### design/flow/design.v
`timescale 1ns / 1ps
module logical(
input [15:0] a,b,
input [3*8:0] sel,
output reg [15:0] x
    );
 always@(*)
begin
    case(sel)
    "~": 
            x=~a;
    "|": 
            x=a|b;
    "&": 
            x=a&b;
    "~&": 
            x=~(a&b);
    "~|": 
            x=~(a|b);
    "^": 
            x=a^b;
    "~^": 
            x=~(a^b);
    "<<": 
            x=a<<1;
    ">>": 
            x=a>>1;
    "asl": 
            x={a[14:0],1'b0};
    "asr": 
            x={a[15],a[15:1]};
    "rol": 
            x={a[14:0],a[15]};
    "ror": 
            x={a[0],a[15:1]};  
    "cmp": 
            if(a>b)
                x=1;
             else if(a<b)
                x=16'hffff;
             else
                x=0;  
     default:
            x=0;
     endcase
end
endmodule
`timescale 1ns / 1ps
module arithmetic(
input [15:0] A,
input [15:0] B,
input [8:0] sel,
output reg [15:0] Sum,
output reg Cout
    );
wire [15:0] B_comp;
twos_comp TC(B,B_comp);
reg [15:0] b;
wire [15:0] S1;
wire c1;
adder A1( A, b, S1, c1);
always @(*)
case(sel)
"+" : begin
        b = B;
        Sum = S1;
        Cout = c1;
      end
"-" : begin
        b = B_comp;
        Sum = S1;
        Cout = 0;
      end       
default : begin
        b = B;
        Sum = 0;
        Cout = 0;
        end       
endcase 
endmodule
module adder(
input [15:0] A,
input [15:0] B,
output [15:0] Sum,
output Cout
    );
wire [2:0] cout_cla;
wire Cin;
assign Cin = 0;
carry_look_ahead CLA1(A[3:0],B[3:0], Cin, cout_cla[0]);
carry_look_ahead CLA2(A[7:4],B[7:4], cout_cla[0], cout_cla[1]);
carry_look_ahead CLA3(A[11:8],B[11:8], cout_cla[1], cout_cla[2] );  
carry_look_ahead CLA4(A[15:12],B[15:12], cout_cla[2], Cout );
ripple_carry_adder RCA1(A[3:0], B[3:0], Cin, Sum[3:0]);
ripple_carry_adder RCA2(A[7:4], B[7:4],cout_cla[0], Sum[7:4]);
ripple_carry_adder RCA3(A[11:8], B[11:8], cout_cla[1], Sum[11:8]);
ripple_carry_adder RCA4(A[15:12], B[15:12], cout_cla[2], Sum[15:12]);  
endmodule
module full_adder(
input a, b, cin,
output sum, cout
);
    assign sum = a ^ b ^ cin;
    assign cout = (a & b) | (b & cin) | (cin & a);
endmodule
module ripple_carry_adder(
    input [3:0] a, b,
    input cin,
    output [3:0] sum
);
    wire [3:0] c;
    full_adder FA1(a[0], b[0], cin, sum[0], c[0]);
    full_adder FA2(a[1], b[1], c[0], sum[1], c[1]);
    full_adder FA3(a[2], b[2], c[1], sum[2], c[2]);
    full_adder FA4(a[3], b[3], c[2], sum[3], c[3]);
endmodule
module carry_look_ahead(
input [3:0]a,b,
input Cin,
output Cout1);
wire [3:0]p,g;
assign p = a^b;
assign g = a&b;
assign Cout1 =  g[3] | (p[3] & g[2]) | (p[3] & p[2] & g[1]) | (p[3] & p[2] & p[1] & g[0]) | (p[3] & p[2] & p[1] & p[0] & Cin);
endmodule
module twos_comp(
input [15:0]B,
output [15:0]B_comp
);
assign B_comp = ~B + 1'b1;
endmodule
`timescale 1ns / 1ps
module multiplier( input clk, input[15:0]A1, B1, output reg [31:0] C);
integer i;
reg [31:0]A2;
reg [15:0]B2;
always@(posedge clk )
begin
		C=0;
		A2[15:0]=A1;
		A2[31:16]=0;
		B2=B1;
        for (i=0;i<16;i=i+1)
        begin
			if(B1[i]==1'b0)
			begin
				C=C+0;
			end
			else
			begin
				C=C+(A1<<i);
			end
		end
end
endmodule
`timescale 1ns / 1ps
module ALU(
input clk,
input [15:0]a,b,
input [3*8:0] op,
output  reg [31:0]out
    );
wire [15:0]z1,z2;
wire [31:0]z3;
reg [15:0] a1, a2, a3, b1, b2, b3;
reg [1:0] sel;
wire Cout;
always @(*)
if(  op == "" || op == "~" || op == "|" || op == "&" || op == "~&" || op == "~|" ||
     op == "^" || op == "~^" || op == ">>" || op == "<<" || op == "asr" || 
     op == "asl" || op == "ror" || op == "rol" || op == "cmp" )
 sel = 2'b00;
else if(op == "+" || op == "-")
    sel = 2'b01;
else if( op == "*" )
    sel = 2'b10;
else
    sel = 2'b00;
logical L(a1, b1, op, z1);
arithmetic AA1( a2,b2,op,z2,Cout);
multiplier M( clk,a3, b3, z3);
always @(*)
case(sel)
2'b00 : begin
        a1 = a;
        a2 = 0;
        a3 = 0;
        b1 = b;
        b2 = 0;
        b3 = 0;
        out[15:0] = z1;
        out[31:16] = 0;
        end
2'b01  : begin
        a1 = 0;
        a2 = a;
        a3 = 0;
        b1 = 0;
        b2 = b;
        b3 = 0;
        out[15:0] = z2;
        out[16] = Cout;
        out[31:17] = 0;
        end     
default :  begin
        a1 = 0;
        a2 = 0;
        a3 = a;
        b1 = 0;
        b2 = 0;
        b3 = b;
       out = z3;
        end            
endcase
endmodule
### design/flow/run.sh
#!/bin/bash
# the make line also repeats each setting of config.mk as NAME=value (left out here)
make -C /OpenROAD-flow-scripts/flow DESIGN_CONFIG=/design/flow/config.mk WORK_HOME=/design/flow/orfs CLKGATE_MAP_FILE= finish
### design/flow/config.mk
export PLATFORM = sky130hd
export DESIGN_NAME = ALU
export DESIGN_NICKNAME = ALU
export VERILOG_FILES = /design/flow/design.v
export SDC_FILE = /design/flow/constraint.sdc
export NUM_CORES = 4
export LEC_CHECK = 0
export CAP_MARGIN = 5
export CELL_PAD_IN_SITES_GLOBAL_PLACEMENT = 1
export CORE_ASPECT_RATIO = 0.56
export CORE_MARGIN = 7
export CORE_UTILIZATION = 55
export CTS_CLUSTER_SIZE = 30
export GPL_TIMING_DRIVEN = 0
export HOLD_SLACK_MARGIN = 0.21
export MIN_ROUTING_LAYER = met1
export PLACE_DENSITY = 0.4
export SETUP_SLACK_MARGIN = 5.0
export SLEW_MARGIN = 5
### design/flow/constraint.sdc
create_clock -name core_clock -period 42.8 [get_ports {clk}]
set_input_delay 8.5600 -clock core_clock [delete_from_list [all_inputs] [get_ports {clk}]]
set_output_delay 8.5600 -clock core_clock [all_outputs]
set_load 0.01 [all_outputs]
==> results.txt, run 1 <==
flow finished, numbers: outcome=timing/DRC/antenna clean, IR drop worst, VDD=0.0000141 V, clk sinks=32, Via density=6.84, hold depth=3, Final Cycle Share=85.6%, Period minus WS final=36.62 ns, ao+oa area frac=30.9%, yosys adder share=24.4%, Worst path depth=110, tool warnings=72, flip-flops with a built-in enable=0, Resized cells post-CTS=0, Remaining Overflow, GRT=0, DIE HEIGHT=151 um, Detail Route Antenna Nets=0, max cap viols=0, Post-synth seq share=3.50%, Max Clock Freq=27.3 MHz, vias in the first global route=19,600, Post-Syn Instances=2,631, Layout Utilization=61.4%, final tally of hold violations=0, NetSw=34.0 uW, core area=32,400 um^2, RSZ-0062 raised after global routing=no, worst hold path class=in -> reg, Switching Fraction=33.8%, largest net degree at the start of global routing=28, top cells by area=ha_1 22%, a21oi_1 6.1%, nand2_1 6.1%, Hold Buf Count CTS=0, ys flop type=dfxtp_1, post-CTS setup buffers=0, Slew @ Worst Pin=1.36 ns, Most common cell on crit path=ha_1, initial antenna violation count=4, post-synthesis mux area share=3.78%, Hold Crit Start=b[14], worst setup path end=M.C[31], post-DP HPWL=61,200 um, number of port buffers=81, Vias=21,600, Async SR Flop Fraction=0%, CP startpoint=op[4], Die Wd=258 um, Clock group=44.3 uW, Synth top area share=21.6%, Comb. pwr=26.6 uW, Slew Limit Fails=0, largest area contributor in the netlist=ha_1, First-pass DRT Iterations=6, pwr dens=5.06 nW/um^2, Clock power frac=44.0%, I/O pin count=90, first-pass GRT wire length=113,000 um, Area Growth Syn to Fin=8.68%, Synth warnings=5, DRC=0, Seq power=29.8 uW, Yosys reg bits=32, TritonCTS clock tree=built, clock buffer depth=2, DRT iter0 DRCs=3,141, gr usage total=36.6%, Total Neg Setup Slack=0 ns, Setup crit end kind=flop, Unique cell types=86, Clock Pin Slew Worst Setup and Hold Paths=0.06 ns, Inserted Clock Buffers=5, Pwr Total=101 uW, Worst Path Class, Setup=in -> reg, Post-Synth Simple-Gate Area=24.0%, average routed wire per standard cell=24.1 um, Main power group=clock, syn nets=3,031, mapped cell area=18,300 um^2, Crit path max-delay family=AND-OR/OR-AND gates, Total Wirelength=76,000 um, Hold WS=8.81 ns, Critical Path RT=42.98 ns, ys cells=2,631, root buffer cell=clkbuf_16, Nets=3,122, std cell rows=49, top fanout value on the critical path=16, CP max stage delay=0.89 ns, GP Congestion=1.04, Comb pwr share=26.4%, WP data arrival=36.81 ns, YS chip area=18,300 um^2, Critical Path Start Type=input pin, Worst slew margin=9.28%, Sequential Power Share=29.6%, H-Tree Depth=2, # setup viols final=0, Slowest-stage cell, CP=a221oi_1, Internal=66.7 uW, yosys xor share=8.98%, Buf+Inv Stages, Crit Path=12, Synth top cells by count=316 x ha_1, 298 x nand2_1, 262 x nor2_1, 224 x a21oi_1, 162 x o21ai_0, initial core utilization=56.5%, Syn Area/Cell=6.97 um^2, top comb family, area=AND-OR/OR-AND gates, static leakage=10.1 nW, Worst Hold Endpoint=M.C[29], top-count cell post-synth=ha_1, chip area=38,800 um^2
==> cell type report <==
| cell class | count | area (um^2) |
|---|---|---|
| inverter | 117 | 439 |
| tap | 433 | 542 |
| clock inverter | 3 | 42.5 |
| fill | 3116 | 12500 |
| timing repair buffer | 84 | 857 |
| clock buffer | 5 | 125 |
| multi-input combinational | 2385 | 16900 |
| buffer | 97 | 377 |
| sequential | 32 | 641 |
| antenna | 2 | 5.00 |
==> per-layer routing <==
metal	vias to the layer above	part of all wire, %	track usage, %
li1	9910	-	-
met1	10100	44	53.1
met2	1467	37	48.5
met3	154	16	14.5
met4	6	3.0	10.6
met5	-	0.099	1.51
==> through the flow <==
step	instance area (um^2)	instances	worst slack, ns
finish	19900	3158	6.18
global route	19900	3158	5.14
CTS	19900	3155	6.63
detailed placement	19700	3147	6.45
global placement	19700	3145	5.85
floorplan	18300	2631	13.09
==> run 2: changes to the inputs <==
- ABC_AREA: unset -> 1
- CAP_MARGIN: 5 -> 0
- CELL_PAD_IN_SITES_GLOBAL_PLACEMENT: 1 -> unset
- CORE_ASPECT_RATIO: 0.56 -> 0.92
- CORE_MARGIN: 7 -> 2
- CORE_UTILIZATION: 55 -> 70
- CTS_CLUSTER_SIZE: 30 -> unset
- GPL_ROUTABILITY_DRIVEN: unset -> 1
- GPL_TIMING_DRIVEN: 0 -> unset
- HOLD_SLACK_MARGIN: 0.21 -> unset
- MIN_ROUTING_LAYER: met1 -> unset
- PLACE_DENSITY: 0.4 -> 0.65
- SETUP_SLACK_MARGIN: 5.0 -> -1.16
- SLEW_MARGIN: 5 -> 20
- clock period: 42.8 -> 20.5 ns (I/O delays scaled with it)
==> run 2 against run 1 <==
Effect of this change: the flow now stops in clock tree synthesis; synthesized cell count grew 19%; area after synthesis grew 0.81%; die size shrank 29%.
==> results.txt, run 2 <==
run metrics: number of port buffers=89, std cell rows=57, initial core utilization=70.6%, I/O pin count=90, YS chip area=18,500 um^2, post-synthesis mux area share=0.0542%, Post-Synth Simple-Gate Area=37.1%, ys cells=3,129, largest area contributor in the netlist=ha_1, syn nets=3,529, Synth top area share=21.4%, core area=26,200 um^2, Post-Syn Instances=3,129, GP Congestion=1.02, Yosys reg bits=32, DIE HEIGHT=160 um, mapped cell area=18,500 um^2, Halt Reason=[ERROR DPL-0038] Utilization greater than 100%, impossible to legalize, Synth warnings=5, post-DP HPWL=65,600 um, Post-synth seq share=3.47%, Syn Area/Cell=5.90 um^2, top-count cell post-synth=nand2_1, chip area=27,700 um^2, placed cells=4,189, placed cell areas=24,600 um^2, Unique cell types=67, Synth top cells by count=784 x nand2_1, 423 x inv_1, 316 x ha_1, 277 x nor2_1, 261 x a21oi_1, outcome=did not finish, Fail Step=clock tree synthesis, ys flop type=dfxtp_1, top comb family, area=simple AND/OR/NAND/NOR gates, pre-CTS setup slack=-4.31 ns, Die Wd=173 um, ao+oa area frac=20.3%, yosys xor share=4.08%, flip-flops with a built-in enable=0, top cells by area=ha_1 21%, nand2_1 16%, inv_1 8.6%, yosys adder share=24.2%, Async SR Flop Fraction=0%
run 2: through the flow:
stage                     power, mW  util, %
after detailed placement      0.140     94.1
after global placement        0.134     94.1
after floorplan              0.0985        -
==> run 3: changes to the inputs <==
- ABC_AREA: 1 -> unset
- CAP_MARGIN: 0 -> 20
- CORE_ASPECT_RATIO: 0.92 -> unset
- CORE_MARGIN: 2 -> 8
- CTS_CLUSTER_DIAMETER: unset -> 190
- CTS_CLUSTER_SIZE: unset -> 93
- GPL_ROUTABILITY_DRIVEN: 1 -> unset
- PLACE_DENSITY: 0.65 -> 0.42
- SETUP_SLACK_MARGIN: -1.16 -> unset
- TNS_END_PERCENT: unset -> 15
- clock period: 20.5 -> 28.0 ns (I/O delays scaled with it)
==> run 3 against run 2 <==
Effect of this change: synthesized cell count decreased by 16%; die size rose by 14%; area after synthesis decreased by 0.81%; the run now finishes clean.
==> results.txt, run 3 <==
flow finished, numbers: outcome=timing/DRC/antenna clean, DIE HEIGHT=178 um, flip-flops with a built-in enable=0, Hold Crit Start=a[0], Inserted Clock Buffers=5, post-synthesis mux area share=3.78%, average routed wire per standard cell=21.9 um, Comb. pwr=40.3 uW, # diodes=0, Vias=21,300, DRC=0, top cells by area=ha_1 22%, a21oi_1 6.1%, nand2_1 6.1%, clock buffer depth=2, worst setup path end=M.C[30], vias in the first global route=19,500, Total Wirelength=66,100 um, Comb pwr share=27.4%, final tally of hold violations=0, Unique cell types=86, CP startpoint=op[20], static leakage=10.3 nW, Die Wd=178 um, DRT iter0 DRCs=2,271, Async SR Flop Fraction=0%, mapped cell area=18,300 um^2, std cell rows=59, Slew Limit Fails=0, initial antenna violation count=0, fillers=2,062, GRT met1 Usage=51.2%, largest net degree at the start of global routing=54, Area Growth Syn to Fin=10.1%, Max Clock Freq=36.7 MHz, Setup crit end kind=flop, top comb family, area=AND-OR/OR-AND gates, Post-synth seq share=3.50%, placed cell areas=19,600 um^2, Clock Pin Slew Worst Setup and Hold Paths=0.07 ns, Final Non-Filler Cells=3,023, ys cells=2,631, worst hold path class=in -> reg, # setup viols final=0, Clock power frac=41.7%, Post-Syn Instances=2,631, Critical Path RT=28.19 ns, busiest grt layer=met2, Nets=3,087, Synth top area share=21.6%, fin area=20,200 um^2, top-count cell post-synth=ha_1, Synth top cells by count=316 x ha_1, 298 x nand2_1, 262 x nor2_1, 224 x a21oi_1, 162 x o21ai_0, Pwr Total=147 uW, top fanout value on the critical path=7, grt met3 use=8.94%, ao+oa area frac=30.9%, tool warnings=73, Buf+Inv Stages, Crit Path=8, Seq power=45.5 uW, Yosys reg bits=32, post-DP HPWL=49,400 um, Main power group=clock, largest area contributor in the netlist=ha_1, Worst Hold Endpoint=M.C[0], Worst slew margin=35.8%, Clock group=61.4 uW, Period minus WS final=27.25 ns, CP max stage delay=0.52 ns, H-Tree Depth=2, ys flop type=dfxtp_1, placed cells=3,003, Remaining Overflow, GRT=0, Sequential Power Share=30.9%, Internal=93.9 uW, max cap viols=0, NetSw=53.3 uW, GP Congestion=1.08, clk sinks=32, gr usage total=39.3%, Worst path depth=109, yosys xor share=8.98%, Switching Fraction=36.2%, Crit path max-delay family=AND-OR/OR-AND gates, Final Cycle Share=97.3%, TritonCTS clock tree=built, initial core utilization=70.7%, Hold Buf Count CTS=0, Critical Path Start Type=input pin, pwr dens=7.29 nW/um^2, Slowest-stage cell, CP=o41ai_1, Synth warnings=5, Most common cell on crit path=ha_1, root buffer cell=clkbuf_16, number of port buffers=89, syn nets=3,031, IR drop worst, VDD=0.0000178 V, chip area=31,600 um^2, First-pass DRT Iterations=8, yosys adder share=24.4%, I/O pin count=90, core area=25,900 um^2, Syn Area/Cell=6.97 um^2, Detail Route Antenna Nets=0, hold depth=2, Via density=7.04, WP data arrival=27.44 ns, Slew @ Worst Pin=0.960 ns, first-pass GRT wire length=101,000 um, Post-Synth Simple-Gate Area=24.0%, met2 usage=59.2%, Worst Path Class, Setup=in -> reg, YS chip area=18,300 um^2
-- run 3: area by class of cell --
cell class / instances / area, um^2 / share of cell area [%]
clock inverter: 3 / 18.8 / 0.0930
inverter: 117 / 439 / 2.18
tap: 335 / 419 / 2.08
clock buffer: 5 / 125 / 0.620
sequential: 32 / 641 / 3.17
timing repair buffer: 146 / 1340 / 6.64
multi-input combinational: 2385 / 17200 / 85.2
-- run 3: what timing repair did --
item	in CTS	in global routing
endpoints found under the setup margin	0	10
buffers inserted	0	12
resized	0	81
-- run 3: per-layer routing --
metal | up-vias | share of wire (%)
met5 | - | 0
met3 | 302 | 14
met4 | 0 | 6.0
li1 | 9799 | -
met2 | 1530 | 41
met1 | 9643 | 39
-- run 3: metrics by stage --
stage	setup TNS (ns)	hold slack [ns]	worst slack (ns)	util (%)
after floorplan	0	5.71	1.25	-
after global placement	0	6.33	0.783	75.7
after detailed placement	0	6.32	0.302	75.8
after CTS	0	6.01	0.473	76.3
after global routing	-0.946	6.04	-0.343	77.9
final	0	6.02	0.750	77.9
==> run 4: changes to the inputs <==
- ABC_AREA: unset -> 1
- CAP_MARGIN: 20 -> 35
- CORE_MARGIN: 8 -> 2
- CORE_UTILIZATION: 70 -> 16
- CTS_CLUSTER_DIAMETER: 190 -> unset
- CTS_CLUSTER_SIZE: 93 -> unset
- PLACE_DENSITY: 0.42 -> unset
- PLACE_DENSITY_LB_ADDON: unset -> 0.21
- SETUP_SLACK_MARGIN: unset -> 0.95
- SLEW_MARGIN: 20 -> 25
- TNS_END_PERCENT: 15 -> unset
- clock period: 28.0 -> 35.4 ns (I/O delays scaled with it)
==> run 4 against run 3 <==
Effect of this change: still clean; clock power is 9.0% lower; non-clock buffer count is 16 lower; setup slack improved by 6.8 ns; utilization down 59 points; first-iteration DRC count down 55%; final cell count increased by 56%; sequential cell count is the same; critical path type unchanged; largest power group unchanged; highest routed layer unchanged.
==> results.txt, run 4 <==
flow finished, numbers: top fanout value on the critical path=27, yosys xor share=4.08%, Comb pwr share=31.9%, # diodes=0, Synth warnings=5, final tally of hold violations=0, pwr dens=6.28 nW/um^2, syn nets=3,529, Setup crit end kind=flop, CP max stage delay=0.51 ns, post-synthesis mux area share=0.0542%, Post-Syn Instances=3,129, hold depth=3, Final Non-Filler Cells=4,717, ys cells=3,129, Final Cycle Share=78.8%, DRT iter0 DRCs=1,012, DIE HEIGHT=344 um, initial core utilization=16.1%, vias in the first global route=19,300, number of port buffers=89, top-count cell post-synth=nand2_1, outcome=timing/DRC/antenna clean, Sequential Power Share=26.7%, Resized cells post-CTS=0, Max Clock Freq=35.9 MHz, max cap viols=0, tool warnings=70, Critical Path RT=35.59 ns, Yosys reg bits=32, gr usage total=12.0%, Period minus WS final=27.89 ns, Detail Route Antenna Nets=0, NetSw=44.4 uW, std cell rows=124, largest area contributor in the netlist=ha_1, Layout Utilization=18.8%, Slew @ Worst Pin=0.831 ns, average routed wire per standard cell=15.3 um, Total Neg Setup Slack=0 ns, yosys adder share=24.2%, Syn Area/Cell=5.90 um^2, Slew Limit Fails=0, Via density=4.20, I/O pin count=90, placed cells=4,707, clock buffer depth=2, initial antenna violation count=1, top comb family, area=simple AND/OR/NAND/NOR gates, Crit path max-delay family=simple AND/OR/NAND/NOR gates, YS chip area=18,500 um^2, Synth top cells by count=784 x nand2_1, 423 x inv_1, 316 x ha_1, 277 x nor2_1, 261 x a21oi_1, Die Wd=344 um, flip-flops with a built-in enable=0, post-CTS setup buffers=0, Vias=19,800, # setup viols final=0, Slowest-stage cell, CP=clkdlybuf4s50_1, Hold Buf Count CTS=0, Post-synth seq share=3.47%, Total Wirelength=72,000 um, Main power group=clock, Clock Pin Slew Worst Setup and Hold Paths=0.07 ns, Most common cell on crit path=nand2_1, Unique cell types=67, H-Tree Depth=2, Remaining Overflow, GRT=0, Clock power frac=41.4%, ao+oa area frac=20.3%, Async SR Flop Fraction=0%, Worst slew margin=44.5%, First-pass DRT Iterations=5, mapped cell area=18,500 um^2, Area Growth Syn to Fin=16.4%, Internal=90.7 uW, Buf+Inv Stages, Crit Path=11, GP Congestion=0.864, CP startpoint=op[8], RSZ-0062 raised after global routing=no, Hold Crit Start=a[0], Nets=3,604, core area=115,000 um^2, Critical Path Start Type=input pin, Seq power=36.0 uW, IR drop worst, VDD=0.0000132 V, Clock group=55.9 uW, WP data arrival=28.07 ns, worst setup path end=M.C[30], Switching Fraction=32.9%, Worst path depth=126, first-pass GRT wire length=113,000 um, Post-Synth Simple-Gate Area=37.1%, Worst Hold Endpoint=M.C[0], root buffer cell=clkbuf_16, DRC=0, Comb. pwr=43.1 uW, Worst Path Class, Setup=in -> reg, top cells by area=ha_1 21%, nand2_1 16%, inv_1 8.6%, Synth top area share=21.4%, clk sinks=32, Pwr Total=135 uW, worst hold path class=in -> reg, chip area=118,000 um^2, Inserted Clock Buffers=5, post-DP HPWL=58,700 um, largest net degree at the start of global routing=34, ys flop type=dfxtp_1, TritonCTS clock tree=built, static leakage=11.5 nW
-- run 4: area by class of cell --
cell class              instances  area [um^2]
clock buffers                   7          153
clock inverters                 1         30.0
fillers                     13300        93000
inverters                     440         1660
multi-input cells            2595        15900
flip-flops and latches         32          641
well taps                    1512         1890
repair buffers                130         1210
-- run 4: stage by stage --
stage / setup slack [ns] / area, um^2 / hold slack [ns]
3_3_place_gp: 7.30 / 21300 / 7.85
3_5_place_dp: 7.39 / 21300 / 7.86
4_1_cts: 7.58 / 21500 / 7.54
6_report: 7.51 / 21500 / 7.53
2_1_floorplan: 10.14 / 18500 / 7.26
5_1_grt: 5.09 / 21500 / 7.55
-- run 4: per-layer routing --
metal  global-route usage (%)  vias to the layer above  part of all wire [%]
li1                         -                    10600                     -
met1                     17.5                     8900                    52
met2                     19.6                      290                    44
met3                    0.569                       37                   2.7
met4                     2.22                        0                   1.6
met5                        0                        -                     0
==> run 5: changes to the inputs <==
- ABC_AREA: 1 -> unset
- CAP_MARGIN: 35 -> 20
- CORE_UTILIZATION: 16 -> 72
- CTS_CLUSTER_DIAMETER: unset -> 364
- CTS_CLUSTER_SIZE: unset -> 32
- PLACE_DENSITY_LB_ADDON: 0.21 -> 0.12
- SETUP_SLACK_MARGIN: 0.95 -> 3.01
- SLEW_MARGIN: 25 -> 40
- clock period: 35.4 -> 10.6 ns (I/O delays scaled with it)
==> run 5 against run 4 <==
Effect of this change: the flow now stops in detailed placement; die size decreased by 77%; synthesized cell count fell by 16%; area after synthesis is 0.81% lower.
==> results.txt, run 5 <==
run metrics: outcome=did not finish, top-count cell post-synth=ha_1, std cell rows=58, chip area=26,700 um^2, Synth top area share=21.6%, Syn Area/Cell=6.97 um^2, syn nets=3,031, Post-Synth Simple-Gate Area=24.0%, Yosys reg bits=32, Async SR Flop Fraction=0%, post-synthesis mux area share=3.78%, Fail Step=detailed placement, top cells by area=ha_1 22%, a21oi_1 6.1%, nand2_1 6.1%, initial core utilization=73.0%, mapped cell area=18,300 um^2, ys flop type=dfxtp_1, Synth top cells by count=316 x ha_1, 298 x nand2_1, 262 x nor2_1, 224 x a21oi_1, 162 x o21ai_0, yosys xor share=8.98%, largest area contributor in the netlist=ha_1, Post-synth seq share=3.50%, DIE HEIGHT=164 um, GP Congestion=1.08, Post-Syn Instances=2,631, Die Wd=164 um, yosys adder share=24.4%, flip-flops with a built-in enable=0, YS chip area=18,300 um^2, number of port buffers=89, ao+oa area frac=30.9%, I/O pin count=90, Synth warnings=5, Unique cell types=86, top comb family, area=AND-OR/OR-AND gates, core area=25,100 um^2, Halt Reason=[ERROR DPL-0038] Utilization greater than 100%, impossible to legalize, ys cells=2,631
## run 5: metrics by stage
stage | cells | hold WS (ns) | setup WS [ns]
after floorplan | 2631 | 2.23 | -9.93
after global placement | 3677 | 2.85 | -10.88
==> run 6: changes to the inputs <==
- ABC_AREA: unset -> 0
- CAP_MARGIN: 20 -> 35
- CELL_PAD_IN_SITES_GLOBAL_PLACEMENT: unset -> 2
- CORE_ASPECT_RATIO: unset -> 0.58
- CORE_MARGIN: 2 -> 6
- CORE_UTILIZATION: 72 -> 17
- CTS_CLUSTER_DIAMETER: 364 -> 210
- CTS_CLUSTER_SIZE: 32 -> 80
- GPL_ROUTABILITY_DRIVEN: unset -> 0
- GPL_TIMING_DRIVEN: unset -> 0
- MAX_ROUTING_LAYER: unset -> met5
- PLACE_DENSITY_LB_ADDON: 0.12 -> 0.22
- SETUP_SLACK_MARGIN: 3.01 -> 3.07
- SLEW_MARGIN: 40 -> 20
- clock period: 10.6 -> 17.6 ns (I/O delays scaled with it)
==> run 6 against run 5 <==
Effect of this change: the layout now fails its checks (negative setup slack); synthesized cell count is the same; die size grew to 4.3 times the previous value; area after synthesis is the same.
==> results.txt, run 6 <==
flow finished, numbers: outcome=complete, but fails checks, violated checks=negative setup slack, hold depth=3, Post-Synth Simple-Gate Area=24.0%, Internal=162 uW, Detail Route Antenna Nets=0, worst hold path class=in -> reg, Comb. pwr=67.9 uW, worst setup path end=M.C[30], DRT iter0 DRCs=1,652, Synth warnings=5, Critical Path Start Type=input pin, NetSw=88.0 uW, Switching Fraction=35.2%, fin area=27,700 um^2, gr usage total=16.3%, DRC=0, top cells by area=ha_1 22%, a21oi_1 6.1%, nand2_1 6.1%, TritonCTS clock tree=built, Sequential Power Share=29.0%, Area Growth Syn to Fin=51.2%, YS chip area=18,300 um^2, CP startpoint=op[6], flip-flops with a built-in enable=0, placed cell areas=22,100 um^2, I/O pin count=90, Final Cycle Share=136%, initial antenna violation count=3, mapped cell area=18,300 um^2, Seq power=72.4 uW, largest net degree at the start of global routing=19, post-synthesis mux area share=3.78%, Main power group=clock, H-Tree Depth=2, max cap viols=0, Worst Hold Endpoint=M.C[29], top fanout value on the critical path=5, Max Clock Freq=41.8 MHz, Clock group=109 uW, Worst path depth=112, Worst slew margin=36.4%, pwr dens=9.01 nW/um^2, final tally of hold violations=0, Yosys reg bits=32, Clock power frac=43.8%, Comb pwr share=27.2%, # setup viols final=19, static leakage=12.2 nW, root buffer cell=clkbuf_16, largest area contributor in the netlist=ha_1, Hold Crit Start=b[14], Synth top cells by count=316 x ha_1, 298 x nand2_1, 262 x nor2_1, 224 x a21oi_1, 162 x o21ai_0, Inserted Clock Buffers=5, Via density=4.92, Period minus WS final=23.90 ns, clk sinks=32, Most common cell on crit path=ha_4, Total Wirelength=101,000 um, Remaining Overflow, GRT=0, average routed wire per standard cell=22.6 um, clock buffer depth=2, Slowest-stage cell, CP=fa_2, fillers=11,700, yosys adder share=24.4%, Slew @ Worst Pin=0.954 ns, Syn Area/Cell=6.97 um^2, core area=107,000 um^2, Clock Pin Slew Worst Setup and Hold Paths=0.06 ns, Async SR Flop Fraction=0%, number of port buffers=81, ys flop type=dfxtp_1, Nets=3,437, Setup crit end kind=flop, Unique cell types=86, IR drop worst, VDD=0.0000291 V, first-pass GRT wire length=143,000 um, First-pass DRT Iterations=5, Buf+Inv Stages, Crit Path=14, Post-synth seq share=3.50%, tool warnings=73, Vias=22,100, DIE HEIGHT=262 um, top comb family, area=AND-OR/OR-AND gates, Worst Path Class, Setup=in -> reg, Die Wd=443 um, yosys xor share=8.98%, RSZ-0062 raised after global routing=yes, ao+oa area frac=30.9%, vias in the first global route=21,100, Slew Limit Fails=0, post-DP HPWL=78,100 um, Crit path max-delay family=AND-OR/OR-AND gates, pre-CTS setup slack=-10.92 ns, initial core utilization=17.2%, Synth top area share=21.6%, std cell rows=91, Post-Syn Instances=2,631, Critical Path RT=17.80 ns, ys cells=2,631, chip area=116,000 um^2, top-count cell post-synth=ha_1, Final Worst Setup Slack=-6.30 ns, WP data arrival=24.09 ns, syn nets=3,031, CP max stage delay=0.41 ns
run 6: per-layer routing:
metal	wire length, um	global-route usage (%)	share of wire (%)
met5	0	0	0
met4	1320	1.96	1.3
met3	4610	2.45	4.6
met2	40900	23.7	40
met1	54500	25.6	54
run 6: final cells by class:
cell class              count  area (um^2)  area share (%)
plain buffers              97          583            2.10
flip-flops and latches     32          641            2.31
diodes                      1         2.50         0.00903
well taps                1441         1800            6.51
multi-input cells        2386        20700            74.8
repair buffers            398         3310            12.0
clock buffers               5          125           0.451
inverters                 117          460            1.66
clock inverters             3         42.5           0.154
run 6: timing repair:
action	in CTS	in global routing
pin swaps	211	258
hold buffers	0	0
setup endpoints to repair	36	28
resized	365	300
buffers inserted	203	103
cloned	1	0
run 6: stage by stage:
step                      hold slack [ns]  power [mW]  util [%]  setup TNS (ns)  cells
after global routing                 3.81       0.263      26.0         -104.10   4479
after detailed placement             4.12       0.139      20.7         -172.13   4162
after CTS                            3.79       0.253      23.8          -88.11   4374
after global placement               4.11       0.139      20.5         -182.72   4153
after floorplan                      3.63       0.103         -          -54.55   2631
final                                3.80       0.250      26.0          -88.02   4480
==> run 7: changes to the inputs <==
- ABC_AREA: 0 -> 1
- CAP_MARGIN: 35 -> 0
- CELL_PAD_IN_SITES_GLOBAL_PLACEMENT: 2 -> unset
- CORE_ASPECT_RATIO: 0.58 -> 0.92
- CORE_MARGIN: 6 -> 2
- CORE_UTILIZATION: 17 -> 70
- CTS_CLUSTER_DIAMETER: 210 -> unset
- CTS_CLUSTER_SIZE: 80 -> unset
- GPL_ROUTABILITY_DRIVEN: 0 -> 1
- GPL_TIMING_DRIVEN: 0 -> unset
- MAX_ROUTING_LAYER: met5 -> unset
- PLACE_DENSITY: unset -> 0.65
- PLACE_DENSITY_LB_ADDON: 0.22 -> unset
- SETUP_SLACK_MARGIN: 3.07 -> unset
- TNS_END_PERCENT: unset -> 35
- clock period: 17.6 -> 19.8 ns (I/O delays scaled with it)
==> run 7 against run 6 <==
Effect of this change: the flow now stops in clock tree synthesis; area after synthesis is 0.81% higher; die size is 76% lower; synthesized cell count is 19% higher.
==> results.txt, run 7 <==
run metrics: outcome=did not finish, Fail Step=clock tree synthesis, Halt Reason=[ERROR DPL-0038] Utilization greater than 100%, impossible to legalize, Synth top area share=21.4%, mapped cell area=18,500 um^2, Async SR Flop Fraction=0%, YS chip area=18,500 um^2, GP Congestion=1.02, Synth warnings=5, placed cells=4,159, ys flop type=dfxtp_1, top-count cell post-synth=nand2_1, ao+oa area frac=20.3%, Yosys reg bits=32, flip-flops with a built-in enable=0, number of port buffers=89, ys cells=3,129, post-synthesis mux area share=0.0542%, std cell rows=57, I/O pin count=90, Unique cell types=67, yosys adder share=24.2%, largest area contributor in the netlist=ha_1, top comb family, area=simple AND/OR/NAND/NOR gates, DIE HEIGHT=160 um, top cells by area=ha_1 21%, nand2_1 16%, inv_1 8.6%, syn nets=3,529, Syn Area/Cell=5.90 um^2, yosys xor share=4.08%, post-DP HPWL=68,400 um, Post-Synth Simple-Gate Area=37.1%, Die Wd=173 um, core area=26,200 um^2, Post-synth seq share=3.47%, initial core utilization=70.6%, Post-Syn Instances=3,129, chip area=27,700 um^2, Synth top cells by count=784 x nand2_1, 423 x inv_1, 316 x ha_1, 277 x nor2_1, 261 x a21oi_1
-- run 7: metrics by stage --
step | cell area (um^2) | worst slack, ns
after floorplan | 19500 | -0.271
after global placement | 25300 | -1.52
after detailed placement | 25300 | -3.65
==> run 8: changes to the inputs <==
- ABC_AREA: 1 -> unset
- CAP_MARGIN: 0 -> 20
- CORE_ASPECT_RATIO: 0.92 -> unset
- CORE_UTILIZATION: 70 -> 58
- GPL_ROUTABILITY_DRIVEN: 1 -> unset
- PLACE_DENSITY: 0.65 -> unset
- SETUP_SLACK_MARGIN: unset -> -0.2
- clock period: 19.8 -> 21.7 ns (I/O delays scaled with it)
==> run 8 against run 7 <==
Effect of this change: now fails the layout checks on max-capacitance violations, negative setup slack; die size up 19%; synthesized cell count shrank 16%; area after synthesis shrank 0.81%.
==> results.txt, run 8 <==
flow finished, numbers: Die Wd=182 um, NetSw=70.3 uW, Internal=126 uW, largest area contributor in the netlist=ha_1, top cells by area=ha_1 22%, a21oi_1 6.1%, nand2_1 6.1%, Final Non-Filler Cells=3,856, root buffer cell=clkbuf_16, Worst Hold Endpoint=M.C[29], post-synthesis mux area share=3.78%, DRT iter0 DRCs=4,753, std cell rows=65, Final Worst Setup Slack=-4.44 ns, DRC=0, H-Tree Depth=2, yosys adder share=24.4%, IR drop worst, VDD=0.0000262 V, Comb. pwr=62.9 uW, pre-CTS setup slack=-3.23 ns, CP max stage delay=1.13 ns, top-count cell post-synth=ha_1, worst hold path class=in -> reg, Post-Syn Instances=2,631, DIE HEIGHT=182 um, mapped cell area=18,300 um^2, static leakage=14.3 nW, flip-flops with a built-in enable=0, Period minus WS final=26.14 ns, Post-synth seq share=3.50%, Seq power=58.7 uW, first-pass GRT wire length=125,000 um, WP data arrival=26.38 ns, Clock group=74.8 uW, Worst path depth=109, Slowest-stage cell, CP=o21ai_0, CP startpoint=op[6], Buf+Inv Stages, Crit Path=13, Clock Pin Slew Worst Setup and Hold Paths=0.06 ns, gr usage total=46.4%, Yosys reg bits=32, First-pass DRT Iterations=13, GP Congestion=1.00, Syn Area/Cell=6.97 um^2, ys flop type=dfxtp_1, Hold Buf Count CTS=0, Slew Limit Fails=0, RSZ-0062 raised after global routing=yes, TritonCTS clock tree=built, outcome=complete, but fails checks, Crit path max-delay family=AND-OR/OR-AND gates, ao+oa area frac=30.9%, Synth top cells by count=316 x ha_1, 298 x nand2_1, 262 x nor2_1, 224 x a21oi_1, 162 x o21ai_0, final tally of hold violations=0, Critical Path Start Type=input pin, hold depth=2, Total Wirelength=98,500 um, top comb family, area=AND-OR/OR-AND gates, clock buffer depth=2, Worst slew margin=0.301%, Max Clock Freq=38.3 MHz, Worst Path Class, Setup=in -> reg, largest net degree at the start of global routing=54, vias in the first global route=24,800, Via density=7.28, worst setup path end=M.C[30], clk sinks=32, Synth top area share=21.6%, Area Growth Syn to Fin=52.2%, tool warnings=75, Detail Route Antenna Nets=0, pwr dens=7.04 nW/um^2, Critical Path RT=21.94 ns, Nets=3,848, chip area=33,000 um^2, average routed wire per standard cell=25.5 um, fillers=1,457, Sequential Power Share=29.9%, ys cells=2,631, # setup viols final=16, Vias=28,100, top fanout value on the critical path=5, violated checks=max-capacitance violations, negative setup slack, number of port buffers=89, Remaining Overflow, GRT=0, Main power group=clock, Hold Crit Start=b[15], post-DP HPWL=57,700 um, Switching Fraction=35.8%, Unique cell types=86, Clock power frac=38.1%, Comb pwr share=32.0%, Slew @ Worst Pin=1.48 ns, Async SR Flop Fraction=0%, max cap viols=1, Post-Synth Simple-Gate Area=24.0%, Most common cell on crit path=nor2_1, Inserted Clock Buffers=5, syn nets=3,031, Setup crit end kind=flop, YS chip area=18,300 um^2, initial core utilization=58.5%, initial antenna violation count=8, yosys xor share=8.98%, placed cells=3,735, Synth warnings=5, Final Cycle Share=120%, core area=31,300 um^2, I/O pin count=90
run 8: what timing repair did:
action,4_1_cts,5_1_grt
gates cloned,0,0
pin swaps,121,183
setup endpoints to repair,16,17
gates resized,181,190
buffers inserted,58,52
run 8: cell type report:
type	instances	area, um^2	area share, %
Clock buffer	5	125	0.449
Clock inverter	2	12.5	0.0449
Sequential cell	32	641	2.30
Multi-Input combinational cell	2385	19100	68.5
Tap cell	402	503	1.80
Inverter	117	444	1.59
Antenna cell	6	15.0	0.0538
Timing Repair Buffer	907	7040	25.2
run 8: per-layer routing:
metal  GRT usage [%]  vias up  share of wire [%]
met5               0        -              0.027
met4            29.4        4                 11
met3            8.30     1299                 15
met2            76.8     2983                 41
met1            55.6    12500                 33
li1                -    11300                  -
run 8: per-stage QoR:
step	area [um^2]	hold WS (ns)	util, %	setup TNS (ns)	power (mW)
floorplan	19200	4.45	-	-6.30	0.0839
finish	27900	4.81	89.1	-51.28	0.196
global placement	25500	5.10	81.5	-25.04	0.116
CTS	26600	4.80	85.0	-15.19	0.187
detailed placement	25500	5.09	81.5	-34.57	0.117
global route	27900	4.79	89.0	-58.47	0.198
==> run 9: changes to the inputs <==
- CORE_UTILIZATION: 58 -> 72
- CTS_CLUSTER_DIAMETER: unset -> 351
- CTS_CLUSTER_SIZE: unset -> 98
- PLACE_DENSITY: unset -> 0.4
- SETUP_SLACK_MARGIN: -0.2 -> unset
- TNS_END_PERCENT: 35 -> 10
- clock period: 21.7 -> 27.9 ns (I/O delays scaled with it)
==> run 9 against run 8 <==
Effect of this change: the run now finishes clean; count of clock-buffer cells in the layout stayed put; synthesized cell count is the same; sequential cell count did not move; sequential power shrank 22%; sequential share of layout area rose by 0.85 points; hold slack better by 1.2 ns; final cell count shrank 21%; utilization decreased by 8.1 points; wire length is 35% lower; first-iteration DRC count decreased by 42%; critical path depth decreased by 9; critical path type unchanged; critical endpoint unchanged; highest routed layer is now met4.
==> results.txt, run 9 <==
flow finished, numbers: outcome=timing/DRC/antenna clean, Pwr Total=154 uW, Hold Buf Count CTS=0, TritonCTS clock tree=built, Crit path max-delay family=AND-OR/OR-AND gates, yosys adder share=24.4%, Detail Route Antenna Nets=0, worst hold path class=in -> reg, hold depth=2, Synth top area share=21.6%, Main power group=clock, Unique cell types=86, core area=25,100 um^2, clk sinks=32, top-count cell post-synth=ha_1, number of port buffers=89, largest net degree at the start of global routing=50, DRT iter0 DRCs=2,733, Die Wd=164 um, placed cell areas=19,600 um^2, flip-flops with a built-in enable=0, Total Wirelength=64,100 um, H-Tree Depth=2, Total Neg Setup Slack=0 ns, Slowest-stage cell, CP=o21ai_1, Post-Synth Simple-Gate Area=24.0%, Buf+Inv Stages, Crit Path=4, Clock power frac=44.4%, Remaining Overflow, GRT=0, IR drop worst, VDD=0.0000188 V, worst setup path end=M.C[30], static leakage=10.4 nW, Setup crit end kind=flop, # diodes=0, Final Worst Setup Slack=0.784 ns, yosys xor share=8.98%, # setup viols final=0, largest area contributor in the netlist=ha_1, average routed wire per standard cell=21.1 um, Final Cycle Share=97.2%, Comb pwr share=25.9%, Synth top cells by count=316 x ha_1, 298 x nand2_1, 262 x nor2_1, 224 x a21oi_1, 162 x o21ai_0, Worst Hold Endpoint=M.C[29], YS chip area=18,300 um^2, vias in the first global route=19,600, Area Growth Syn to Fin=11.0%, root buffer cell=clkbuf_16, I/O pin count=90, Most common cell on crit path=ha_1, Internal=103 uW, tool warnings=72, Post-Syn Instances=2,631, Clock group=68.2 uW, Critical Path Start Type=input pin, top comb family, area=AND-OR/OR-AND gates, post-DP HPWL=48,100 um, std cell rows=58, pwr dens=7.55 nW/um^2, initial core utilization=73.0%, Slew Limit Fails=0, top fanout value on the critical path=6, syn nets=3,031, DIE HEIGHT=164 um, ys flop type=dfxtp_1, Critical Path RT=28.13 ns, fin area=20,300 um^2, GP Congestion=1.02, Logic cell area=17,300 um^2, Worst Path Class, Setup=in -> reg, Synth warnings=5, Hold Crit Start=b[15], CP startpoint=op[6], max cap viols=0, Flop area=641 um^2, NetSw=50.3 uW, first-pass GRT wire length=98,200 um, clock buffer depth=2, fillers=1,814, initial antenna violation count=1, WP data arrival=27.35 ns, Period minus WS final=27.12 ns, Clock Pin Slew Worst Setup and Hold Paths=0.06 ns, First-pass DRT Iterations=6, Switching Fraction=32.8%, Syn Area/Cell=6.97 um^2, Layout Utilization=81.0%, Slew @ Worst Pin=0.986 ns, Vias=21,300, top cells by area=ha_1 22%, a21oi_1 6.1%, nand2_1 6.1%, mapped cell area=18,300 um^2, pre-CTS setup slack=-0.361 ns, chip area=26,700 um^2, Inserted Clock Buffers=5, Async SR Flop Fraction=0%, DRC=0, final tally of hold violations=0, gr usage total=45.3%, Yosys reg bits=32, Nets=3,099, Worst path depth=100, ao+oa area frac=30.9%, Post-synth seq share=3.50%, Sequential Power Share=29.7%, ys cells=2,631, Max Clock Freq=36.9 MHz, post-synthesis mux area share=3.78%, Worst slew margin=34.3%, Via density=7.03, Comb. pwr=39.8 uW, CP max stage delay=0.54 ns, Seq power=45.7 uW
[run 9: per-stage QoR]
| step | hold WS, ns | instances |
|---|---|---|
| global placement | 6.29 | 3000 |
| detailed placement | 6.28 | 3000 |
| floorplan | 5.69 | 2631 |
| finish | 6.00 | 3030 |
| CTS | 5.99 | 3008 |
| global route | 6.02 | 3030 |
[run 9: final cells by class]
cell class | instances | area share (%)
inverters | 117 | 2.16
well taps | 330 | 2.03
clock inverters | 3 | 0.209
repair buffers | 158 | 7.00
flip-flops and latches | 32 | 3.15
clock buffers | 5 | 0.615
multi-input cells | 2385 | 84.8
[run 9: what timing repair did]
item / CTS / global route
cloned: 0 / 0
buffers inserted: 0 / 22
pin swaps: 0 / 27
endpoints found under the setup margin: 3 / 10
resized: 1 / 91
[run 9: metal layers]
layer,track usage (%),vias to the layer above,routed length (um)
li1,-,9827,-
met1,57.7,9768,24800
met2,70.7,1420,26900
met3,10.0,293,8380
met4,24.9,0,4000
met5,0,-,0
==> run 10: changes to the inputs <==
- CORE_UTILIZATION: 72 -> 66
- CTS_CLUSTER_DIAMETER: 351 -> 43
- CTS_CLUSTER_SIZE: 98 -> unset
- PLACE_DENSITY: 0.4 -> unset
- SETUP_SLACK_MARGIN: unset -> -1.47
- TNS_END_PERCENT: 10 -> 35
- clock period: 27.9 -> 25.6 ns (I/O delays scaled with it)
==> run 10 against run 9 <==
Effect of this change: area after synthesis is the same; global-route usage shrank 0.43 points; critical endpoint unchanged; via count grew 6.5%; count of clock-buffer cells in the layout is the same; critical path depth grew 11; clock power shrank 4.0%; largest power group unchanged; final cell count grew 13%; hold slack lost 0.44 ns; die size grew 8.9%; critical path type unchanged; the layout now fails its checks (negative setup slack); utilization grew 2.1 points; sequential power grew 8.8%; non-clock buffer count grew 342.
==> results.txt, run 10 <==
flow finished, numbers: max cap viols=0, pwr dens=7.04 nW/um^2, ys cells=2,631, Comb pwr share=28.5%, Worst Hold Endpoint=M.C[29], Hold Buf Count CTS=0, Post-Synth Simple-Gate Area=24.0%, vias in the first global route=21,400, Synth warnings=5, Layout Utilization=83.1%, chip area=29,100 um^2, Comb. pwr=46.0 uW, Worst path depth=111, YS chip area=18,300 um^2, Nets=3,442, Yosys reg bits=32, initial antenna violation count=2, Clock group=65.5 uW, Pwr Total=161 uW, ys flop type=dfxtp_1, syn nets=3,031, Worst slew margin=39.1%, average routed wire per standard cell=19.9 um, largest area contributor in the netlist=ha_1, GP Congestion=1.02, post-DP HPWL=51,200 um, Switching Fraction=35.6%, Final Cycle Share=102%, I/O pin count=90, mapped cell area=18,300 um^2, DRC=0, clk sinks=32, Final Non-Filler Cells=3,422, top-count cell post-synth=ha_1, initial core utilization=66.5%, Slew @ Worst Pin=0.910 ns, Final Worst Setup Slack=-0.577 ns, IR drop worst, VDD=0.0000189 V, Syn Area/Cell=6.97 um^2, Unique cell types=86, largest net degree at the start of global routing=47, Sequential Power Share=30.9%, hold depth=2, final tally of hold violations=0, Detail Route Antenna Nets=0, core area=27,600 um^2, DRT iter0 DRCs=2,517, Post-Syn Instances=2,631, Buf+Inv Stages, Crit Path=9, worst hold path class=in -> reg, Slowest-stage cell, CP=fa_1, DIE HEIGHT=171 um, first-pass GRT wire length=106,000 um, worst setup path end=M.C[30], top comb family, area=AND-OR/OR-AND gates, NetSw=57.4 uW, Async SR Flop Fraction=0%, TritonCTS clock tree=built, yosys adder share=24.4%, Synth top area share=21.6%, Internal=104 uW, number of port buffers=89, Via density=6.63, top cells by area=ha_1 22%, a21oi_1 6.1%, nand2_1 6.1%, ao+oa area frac=30.9%, gr usage total=44.8%, static leakage=12.1 nW, root buffer cell=clkbuf_16, tool warnings=72, Crit path max-delay family=AND-OR/OR-AND gates, WP data arrival=26.36 ns, Critical Path Start Type=input pin, clock buffer depth=2, Total Neg Setup Slack=-1.48 ns, placed cells=3,405, Clock power frac=40.6%, Vias=22,700, Seq power=49.7 uW, Main power group=clock, Period minus WS final=26.18 ns, Most common cell on crit path=ha_1, Synth top cells by count=316 x ha_1, 298 x nand2_1, 262 x nor2_1, 224 x a21oi_1, 162 x o21ai_0, Die Wd=171 um, outcome=complete, but fails checks, Inserted Clock Buffers=5, violated checks=negative setup slack, CP max stage delay=0.44 ns, Setup crit end kind=flop, post-synthesis mux area share=3.78%, Area Growth Syn to Fin=24.9%, CP startpoint=op[23], Max Clock Freq=38.2 MHz, placed cell areas=22,400 um^2, Total Wirelength=68,200 um, H-Tree Depth=2, Slew Limit Fails=0, First-pass DRT Iterations=6, flip-flops with a built-in enable=0, Critical Path RT=25.79 ns, top fanout value on the critical path=5, Remaining Overflow, GRT=0, Worst Path Class, Setup=in -> reg, fin area=22,900 um^2, Hold Crit Start=b[15], std cell rows=61, yosys xor share=8.98%, Clock Pin Slew Worst Setup and Hold Paths=0.07 ns, Post-synth seq share=3.50%, # setup viols final=5
[run 10: layer usage]
| layer | routed length [um] | up-vias | global-route usage (%) |
|---|---|---|---|
| li1 | - | 10500 | - |
| met1 | 27000 | 10400 | 56.6 |
| met2 | 29000 | 1412 | 70.7 |
| met3 | 7900 | 327 | 9.48 |
| met4 | 4370 | 0 | 25.5 |
| met5 | 0 | - | 0 |
[run 10: through the flow]
stage               setup WS, ns  hold slack (ns)
CTS                       -0.910             5.56
detailed placement        -0.986             5.87
floorplan                 -0.668             5.23
finish                    -0.577             5.56
global placement         -0.0470             5.86
global route               -1.84             5.60
[run 10: cell type report]
cell class | count | area (um^2)
Multi-Input combinational cell | 2386 | 17200
Fill cell | 1882 | 4660
Timing Repair Buffer | 500 | 3980
Sequential cell | 32 | 641
Tap cell | 378 | 473
Inverter | 117 | 439
Clock buffer | 5 | 125
Clock inverter | 3 | 18.8
Antenna cell | 1 | 2.50
[run 10: timing repair]
| item | CTS | global route |
|---|---|---|
| setup buffers | 0 | 8 |
| resized | 0 | 78 |
| setup endpoints to repair | 0 | 8 |
==> run 11: changes to the inputs <==
- CORE_UTILIZATION: 66 -> 58
- CTS_CLUSTER_DIAMETER: 43 -> unset
- SETUP_SLACK_MARGIN: -1.47 -> -1.41
- TNS_END_PERCENT: 35 -> unset
- clock period: 25.6 -> 18.7 ns (I/O delays scaled with it)
==> run 11 against run 10 <==
Effect of this change: the run now fails in global routing; area after synthesis unchanged; die size grew 13%; synthesized cell count did not move.
==> results.txt, run 11 <==
run metrics: core area=31,300 um^2, syn nets=3,031, Fail Step=global routing, Synth top cells by count=316 x ha_1, 298 x nand2_1, 262 x nor2_1, 224 x a21oi_1, 162 x o21ai_0, Async SR Flop Fraction=0%, Post-synth seq share=3.50%, gr usage total=83.2%, chip area=33,000 um^2, I/O pin count=90, ys cells=2,631, YS chip area=18,300 um^2, std cell rows=65, clk sinks=32, Hold Buf Count CTS=0, Unique cell types=86, post-DP HPWL=59,900 um, Die Wd=182 um, ys flop type=dfxtp_1, H-Tree Depth=2, initial core utilization=58.5%, yosys adder share=24.4%, Syn Area/Cell=6.97 um^2, top comb family, area=AND-OR/OR-AND gates, yosys xor share=8.98%, top cells by area=ha_1 22%, a21oi_1 6.1%, nand2_1 6.1%, outcome=did not finish, Synth top area share=21.6%, Inserted Clock Buffers=5, Remaining Overflow, GRT=20, clock buffer depth=2, post-synthesis mux area share=3.78%, Halt Reason=[ERROR GRT-0232] Routing congestion too high. Check the congestion heatmap in the GUI., Post-Syn Instances=2,631, root buffer cell=clkbuf_16, pre-CTS setup slack=-5.68 ns, flip-flops with a built-in enable=0, ao+oa area frac=30.9%, GP Congestion=0.969, DIE HEIGHT=182 um, top-count cell post-synth=ha_1, largest area contributor in the netlist=ha_1, Synth warnings=5, number of port buffers=89, mapped cell area=18,300 um^2, Yosys reg bits=32, Post-Synth Simple-Gate Area=24.0%
-- run 11: per-stage QoR --
stage                     power [mW]  util [%]  hold WS, ns  instances  cell area (um^2)
after CTS                      0.228      86.2         4.20       3847             27000
after floorplan               0.0974         -         3.85       2631             19200
after global placement         0.136      82.1         4.48       3760             25700
after detailed placement       0.137      82.1         4.50       3760             25700
-- run 11: per-layer routing --
metal  overflow  track usage (%)
met1          0             82.1
met2          9             95.2
met3          2             73.6
met4          9             81.0
met5          0             61.3
-- run 11: repair_timing --
action,CTS
gates cloned,0
pin swaps,73
gates resized,101
setup endpoints to repair,17
buffers inserted,80
==> run 12: changes to the inputs <==
- ABC_AREA: unset -> 1
- CORE_ASPECT_RATIO: unset -> 0.5
- CORE_UTILIZATION: 58 -> 72
- CTS_CLUSTER_DIAMETER: unset -> 367
- CTS_CLUSTER_SIZE: unset -> 96
- PLACE_DENSITY: unset -> 0.42
- SETUP_SLACK_MARGIN: -1.41 -> 2.62
- TNS_END_PERCENT: unset -> 5
- clock period: 18.7 -> 14.7 ns (I/O delays scaled with it)
==> run 12 against run 11 <==
Effect of this change: the run fails in detailed placement; die size down 18%; area after synthesis up 0.81%; synthesized cell count rose by 19%.
==> results.txt, run 12 <==
run metrics: Synth warnings=5, Post-Synth Simple-Gate Area=37.1%, Fail Step=detailed placement, flip-flops with a built-in enable=0, yosys xor share=4.08%, ys cells=3,129, Post-synth seq share=3.47%, initial core utilization=73.4%, largest area contributor in the netlist=ha_1, yosys adder share=24.2%, outcome=did not finish, core area=25,200 um^2, mapped cell area=18,500 um^2, ys flop type=dfxtp_1, syn nets=3,529, YS chip area=18,500 um^2, I/O pin count=90, top cells by area=ha_1 21%, nand2_1 16%, inv_1 8.6%, GP Congestion=1.10, Syn Area/Cell=5.90 um^2, top-count cell post-synth=nand2_1, chip area=27,000 um^2, DIE HEIGHT=117 um, post-synthesis mux area share=0.0542%, Synth top area share=21.4%, Post-Syn Instances=3,129, Unique cell types=67, Synth top cells by count=784 x nand2_1, 423 x inv_1, 316 x ha_1, 277 x nor2_1, 261 x a21oi_1, top comb family, area=simple AND/OR/NAND/NOR gates, Async SR Flop Fraction=0%, ao+oa area frac=20.3%, number of port buffers=89, Die Wd=231 um, Yosys reg bits=32, std cell rows=41, Halt Reason=[ERROR DPL-0038] Utilization greater than 100%, impossible to legalize
==> run 12: through the flow <==
stage / setup TNS (ns) / std cells / area (um^2) / setup slack [ns] / hold slack, ns
after floorplan: -61.96 / 3129 / 19200 / -4.49 / 3.12
after global placement: -83.68 / 4183 / 25300 / -5.61 / 3.66
==> run 13: changes to the inputs <==
- CAP_MARGIN: 20 -> 0
- CORE_ASPECT_RATIO: 0.5 -> 1.13
- CORE_UTILIZATION: 72 -> 66
- CTS_CLUSTER_DIAMETER: 367 -> 353
- CTS_CLUSTER_SIZE: 96 -> unset
- GPL_ROUTABILITY_DRIVEN: unset -> 1
- HOLD_SLACK_MARGIN: unset -> -0.05
- PLACE_DENSITY: 0.42 -> unset
- SETUP_SLACK_MARGIN: 2.62 -> 5.0
- TNS_END_PERCENT: 5 -> unset
- clock period: 14.7 -> 20.0 ns (I/O delays scaled with it)
==> run 13 against run 12 <==
Effect of this change: the run fails in clock tree synthesis; die size rose by 8.6%; synthesized cell count did not move; area after synthesis did not move.
==> results.txt, run 13 <==
run metrics: placed cell areas=25,500 um^2, Async SR Flop Fraction=0%, post-DP HPWL=60,700 um, initial core utilization=66.6%, Fail Step=clock tree synthesis, Unique cell types=67, DIE HEIGHT=182 um, ys flop type=dfxtp_1, flip-flops with a built-in enable=0, mapped cell area=18,500 um^2, number of port buffers=89, Post-synth seq share=3.47%, Synth top area share=21.4%, Post-Syn Instances=3,129, core area=27,700 um^2, top-count cell post-synth=nand2_1, Die Wd=161 um, post-synthesis mux area share=0.0542%, GP Congestion=0.994, YS chip area=18,500 um^2, Yosys reg bits=32, Synth warnings=5, Synth top cells by count=784 x nand2_1, 423 x inv_1, 316 x ha_1, 277 x nor2_1, 261 x a21oi_1, top comb family, area=simple AND/OR/NAND/NOR gates, top cells by area=ha_1 21%, nand2_1 16%, inv_1 8.6%, placed cells=4,184, I/O pin count=90, syn nets=3,529, largest area contributor in the netlist=ha_1, yosys adder share=24.2%, outcome=did not finish, Halt Reason=[ERROR DPL-0038] Utilization greater than 100%, impossible to legalize, yosys xor share=4.08%, std cell rows=65, Syn Area/Cell=5.90 um^2, ao+oa area frac=20.3%, Post-Synth Simple-Gate Area=37.1%, ys cells=3,129, chip area=29,400 um^2
[run 13: metrics by stage]
stage	hold WS [ns]	setup slack [ns]	setup TNS, ns	power (mW)
2_1_floorplan	4.18	-0.0916	-0.147	0.102
3_3_place_gp	4.68	-1.44	-9.48	0.138
3_5_place_dp	4.71	-2.64	-25.62	0.142
==> run 14: changes to the inputs <==
- CORE_ASPECT_RATIO: 1.13 -> 0.58
- CORE_UTILIZATION: 66 -> 58
- CTS_CLUSTER_DIAMETER: 353 -> unset
- HOLD_SLACK_MARGIN: -0.05 -> unset
- SETUP_SLACK_MARGIN: 5.0 -> 3.19
- clock period: 20.0 -> 22.2 ns (I/O delays scaled with it)
==> run 14 against run 13 <==
Effect of this change: die size rose by 14%; area after synthesis did not move; the run fails in global routing; synthesized cell count did not move.
==> results.txt, run 14 <==
run metrics: Post-Synth Simple-Gate Area=37.1%, clock buffer depth=2, top-count cell post-synth=nand2_1, Synth warnings=5, Post-Syn Instances=3,129, yosys adder share=24.2%, Syn Area/Cell=5.90 um^2, Yosys reg bits=32, Synth top cells by count=784 x nand2_1, 423 x inv_1, 316 x ha_1, 277 x nor2_1, 261 x a21oi_1, Remaining Overflow, GRT=102, Halt Reason=[ERROR GRT-0232] Routing congestion too high. Check the congestion heatmap in the GUI., Die Wd=238 um, YS chip area=18,500 um^2, clk sinks=32, outcome=did not finish, std cell rows=49, H-Tree Depth=2, Async SR Flop Fraction=0%, number of port buffers=89, DIE HEIGHT=140 um, top comb family, area=simple AND/OR/NAND/NOR gates, flip-flops with a built-in enable=0, largest area contributor in the netlist=ha_1, pre-CTS setup slack=-0.755 ns, syn nets=3,529, I/O pin count=90, core area=31,100 um^2, yosys xor share=4.08%, ao+oa area frac=20.3%, post-DP HPWL=52,800 um, Unique cell types=67, placed cells=3,745, gr usage total=82.4%, initial core utilization=59.3%, ys cells=3,129, GP Congestion=1.00, root buffer cell=clkbuf_16, Fail Step=global routing, Synth top area share=21.4%, Hold Buf Count CTS=0, Post-synth seq share=3.47%, post-synthesis mux area share=0.0542%, Inserted Clock Buffers=5, ys flop type=dfxtp_1, top cells by area=ha_1 21%, nand2_1 16%, inv_1 8.6%, mapped cell area=18,500 um^2, chip area=33,400 um^2
## run 14: per-layer routing
layer  overflow  GRT usage [%]
met5          0           48.5
met4         36           81.7
met3          1           71.5
met2         63           94.5
met1          2           82.8
## run 14: repair_timing
action | CTS
gates resized | 479
pin swaps | 266
setup buffers | 240
endpoints found under the setup margin | 17
## run 14: metrics by stage
stage | cell area [um^2] | setup TNS (ns) | hold slack, ns
2_1_floorplan | 19600 | 0 | 4.62
3_3_place_gp | 22000 | -0.415 | 5.17
3_5_place_dp | 22000 | -2.38 | 5.17
4_1_cts | 25500 | 0 | 4.73
==> run 15: changes to the inputs <==
- ABC_AREA: 1 -> unset
- CAP_MARGIN: 0 -> 20
- CORE_ASPECT_RATIO: 0.58 -> unset
- CORE_UTILIZATION: 58 -> 66
- GPL_ROUTABILITY_DRIVEN: 1 -> unset
- SETUP_SLACK_MARGIN: 3.19 -> -0.2
- TNS_END_PERCENT: unset -> 5
- clock period: 22.2 -> 23.6 ns (I/O delays scaled with it)
==> run 15 against run 14 <==
Effect of this change: the flow again stops in global routing; die size down 13%; area after synthesis down 0.81%; synthesized cell count fell by 16%.
==> results.txt, run 15 <==
run metrics: Remaining Overflow, GRT=283, clk sinks=32, Hold Buf Count CTS=0, std cell rows=61, yosys adder share=24.4%, GP Congestion=1.03, largest area contributor in the netlist=ha_1, mapped cell area=18,300 um^2, Post-Synth Simple-Gate Area=24.0%, Inserted Clock Buffers=5, Yosys reg bits=32, Synth top cells by count=316 x ha_1, 298 x nand2_1, 262 x nor2_1, 224 x a21oi_1, 162 x o21ai_0, Fail Step=global routing, gr usage total=88.5%, Unique cell types=86, YS chip area=18,300 um^2, initial core utilization=66.5%, top cells by area=ha_1 22%, a21oi_1 6.1%, nand2_1 6.1%, syn nets=3,031, I/O pin count=90, Die Wd=171 um, chip area=29,100 um^2, root buffer cell=clkbuf_16, ys cells=2,631, ao+oa area frac=30.9%, post-synthesis mux area share=3.78%, top comb family, area=AND-OR/OR-AND gates, Synth warnings=5, Synth top area share=21.6%, yosys xor share=8.98%, placed cell areas=24,600 um^2, pre-CTS setup slack=-2.84 ns, Post-synth seq share=3.50%, top-count cell post-synth=ha_1, flip-flops with a built-in enable=0, Async SR Flop Fraction=0%, core area=27,600 um^2, clock buffer depth=2, post-DP HPWL=58,200 um, Halt Reason=[ERROR GRT-0116] Global routing finished with congestion. Check the congestion regions in the DRC Viewer., outcome=did not finish, Syn Area/Cell=6.97 um^2, H-Tree Depth=2, DIE HEIGHT=171 um, Post-Syn Instances=2,631, number of port buffers=89, ys flop type=dfxtp_1
==> run 15: metrics by stage <==
stage,hold WS (ns),std cells
4_1_cts,5.13,3781
3_5_place_dp,5.44,3660
2_1_floorplan,4.83,2631
3_3_place_gp,5.45,3659
==> run 15: routing by layer <==
metal,overflow,GRT usage [%]
met5,1,55.7
met4,103,91.2
met3,12,79.3
met2,155,99.7
met1,12,86.8
==> run 15: repair_timing <==
item,CTS
gates resized,199
buffers inserted,114
pin swaps,136
setup endpoints to repair,13
==> run 16: changes to the inputs <==
- ABC_AREA: unset -> 0
- CAP_MARGIN: 20 -> 0
- CELL_PAD_IN_SITES_GLOBAL_PLACEMENT: unset -> 2
- CORE_ASPECT_RATIO: unset -> 0.58
- CORE_MARGIN: 2 -> 7
- CORE_UTILIZATION: 66 -> 17
- CTS_CLUSTER_DIAMETER: unset -> 43
- CTS_CLUSTER_SIZE: unset -> 22
- GPL_ROUTABILITY_DRIVEN: unset -> 1
- MAX_ROUTING_LAYER: unset -> met4
- PLACE_DENSITY_LB_ADDON: unset -> 0.22
- SETUP_SLACK_MARGIN: -0.2 -> 5.0
- TNS_END_PERCENT: 5 -> unset
- clock period: 23.6 -> 17.3 ns (I/O delays scaled with it)
==> run 16 against run 15 <==
Effect of this change: now fails the layout checks on negative setup slack; die size went up to 4.0 times the previous value; synthesized cell count stayed put; area after synthesis stayed put.
==> results.txt, run 16 <==
flow finished, numbers: DRT iter0 DRCs=1,446, WP data arrival=23.06 ns, Synth top cells by count=316 x ha_1, 298 x nand2_1, 262 x nor2_1, 224 x a21oi_1, 162 x o21ai_0, worst hold path class=in -> reg, RSZ-0062 raised after global routing=yes, Worst Path Class, Setup=in -> reg, Slowest-stage cell, CP=fa_2, Final Worst Setup Slack=-5.50 ns, hold depth=2, largest area contributor in the netlist=ha_1, Unique cell types=86, Hold Crit Start=b[15], vias in the first global route=23,900, violated checks=negative setup slack, Die Wd=445 um, IR drop worst, VDD=0.0000365 V, Critical Path RT=17.56 ns, CP max stage delay=0.48 ns, clock buffer depth=2, post-DP HPWL=77,600 um, TritonCTS clock tree=built, Via density=4.70, Switching Fraction=35.4%, DRC=0, Worst path depth=108, DIE HEIGHT=264 um, Synth top area share=21.6%, Crit path max-delay family=AND-OR/OR-AND gates, mapped cell area=18,300 um^2, top-count cell post-synth=ha_1, Critical Path Start Type=input pin, Clock group=115 uW, Slew @ Worst Pin=1.11 ns, Vias=24,200, Worst slew margin=26.0%, Period minus WS final=22.80 ns, First-pass DRT Iterations=5, largest net degree at the start of global routing=53, Buf+Inv Stages, Crit Path=10, Main power group=clock, gr usage total=16.1%, Most common cell on crit path=ha_4, outcome=complete, but fails checks, Internal=177 uW, std cell rows=91, yosys xor share=8.98%, top fanout value on the critical path=4, initial core utilization=17.2%, Sequential Power Share=26.9%, Detail Route Antenna Nets=0, clk sinks=32, first-pass GRT wire length=145,000 um, top cells by area=ha_1 22%, a21oi_1 6.1%, nand2_1 6.1%, Setup crit end kind=flop, Total Wirelength=99,100 um, initial antenna violation count=4, Seq power=73.6 uW, average routed wire per standard cell=19.2 um, Hold Buf Count CTS=0, ys cells=2,631, syn nets=3,031, CP startpoint=op[8], Post-Synth Simple-Gate Area=24.0%, Syn Area/Cell=6.97 um^2, Comb. pwr=84.3 uW, placed cell areas=28,000 um^2, I/O pin count=90, H-Tree Depth=2, number of port buffers=89, ao+oa area frac=30.9%, Yosys reg bits=32, Post-Syn Instances=2,631, fin area=32,600 um^2, flip-flops with a built-in enable=0, chip area=118,000 um^2, max cap viols=0, final tally of hold violations=0, root buffer cell=clkbuf_16, # setup viols final=19, tool warnings=73, Remaining Overflow, GRT=0, Synth warnings=5, Comb pwr share=30.8%, yosys adder share=24.4%, Inserted Clock Buffers=5, GP Congestion=0.908, Post-synth seq share=3.50%, core area=107,000 um^2, Clock Pin Slew Worst Setup and Hold Paths=0.06 ns, Final Cycle Share=132%, Nets=4,110, Hold WS=3.87 ns, Max Clock Freq=43.9 MHz, worst setup path end=M.C[30], post-synthesis mux area share=3.78%, top comb family, area=AND-OR/OR-AND gates, ys flop type=dfxtp_1, Area Growth Syn to Fin=78.1%, pwr dens=8.38 nW/um^2, static leakage=15.9 nW, NetSw=96.7 uW, YS chip area=18,300 um^2, Async SR Flop Fraction=0%, Slew Limit Fails=0, Worst Hold Endpoint=M.C[29], Clock power frac=42.2%
==> run 16: metrics by stage <==
| stage | setup TNS (ns) | util [%] | cells | setup slack [ns] | power (mW) |
|---|---|---|---|---|---|
| after floorplan | -58.87 | - | 2631 | -4.57 | 0.105 |
| after global placement | -114.50 | 26.3 | 4922 | -7.54 | 0.157 |
| after detailed placement | -114.23 | 26.3 | 4922 | -7.58 | 0.157 |
| after CTS | -75.01 | 28.7 | 5072 | -5.30 | 0.277 |
| after global routing | -94.88 | 30.6 | 5153 | -6.51 | 0.287 |
| final | -77.61 | 30.6 | 5153 | -5.50 | 0.273 |
==> run 16: metal layers <==
metal	vias to the layer above	wire, um	GRT usage, %
met2	523	41000	23.3
li1	11900	-	-
met1	11800	52700	24.5
met3	102	4060	1.72
met4	0	1380	1.77
met5	-	0	-
==> run 16: what timing repair did <==
| item | CTS | global route |
|---|---|---|
| cloned | 1 | 0 |
| pin swaps | 185 | 261 |
| setup endpoints to repair | 37 | 37 |
| buffers inserted | 141 | 80 |
| resized | 327 | 337 |
==> run 16: cell type report <==
| cell class | instances | area [um^2] |
|---|---|---|
| Sequential cell | 32 | 641 |
| Clock inverter | 3 | 42.5 |
| Clock buffer | 5 | 125 |
| Inverter | 117 | 442 |
| Fill cell | 11400 | 73900 |
| Tap cell | 1441 | 1800 |
| Multi-Input combinational cell | 2385 | 20400 |
| Timing Repair Buffer | 1169 | 9190 |
| Antenna cell | 1 | 2.50 |
No activity file was given, so power comes from the tool's default toggle rates.
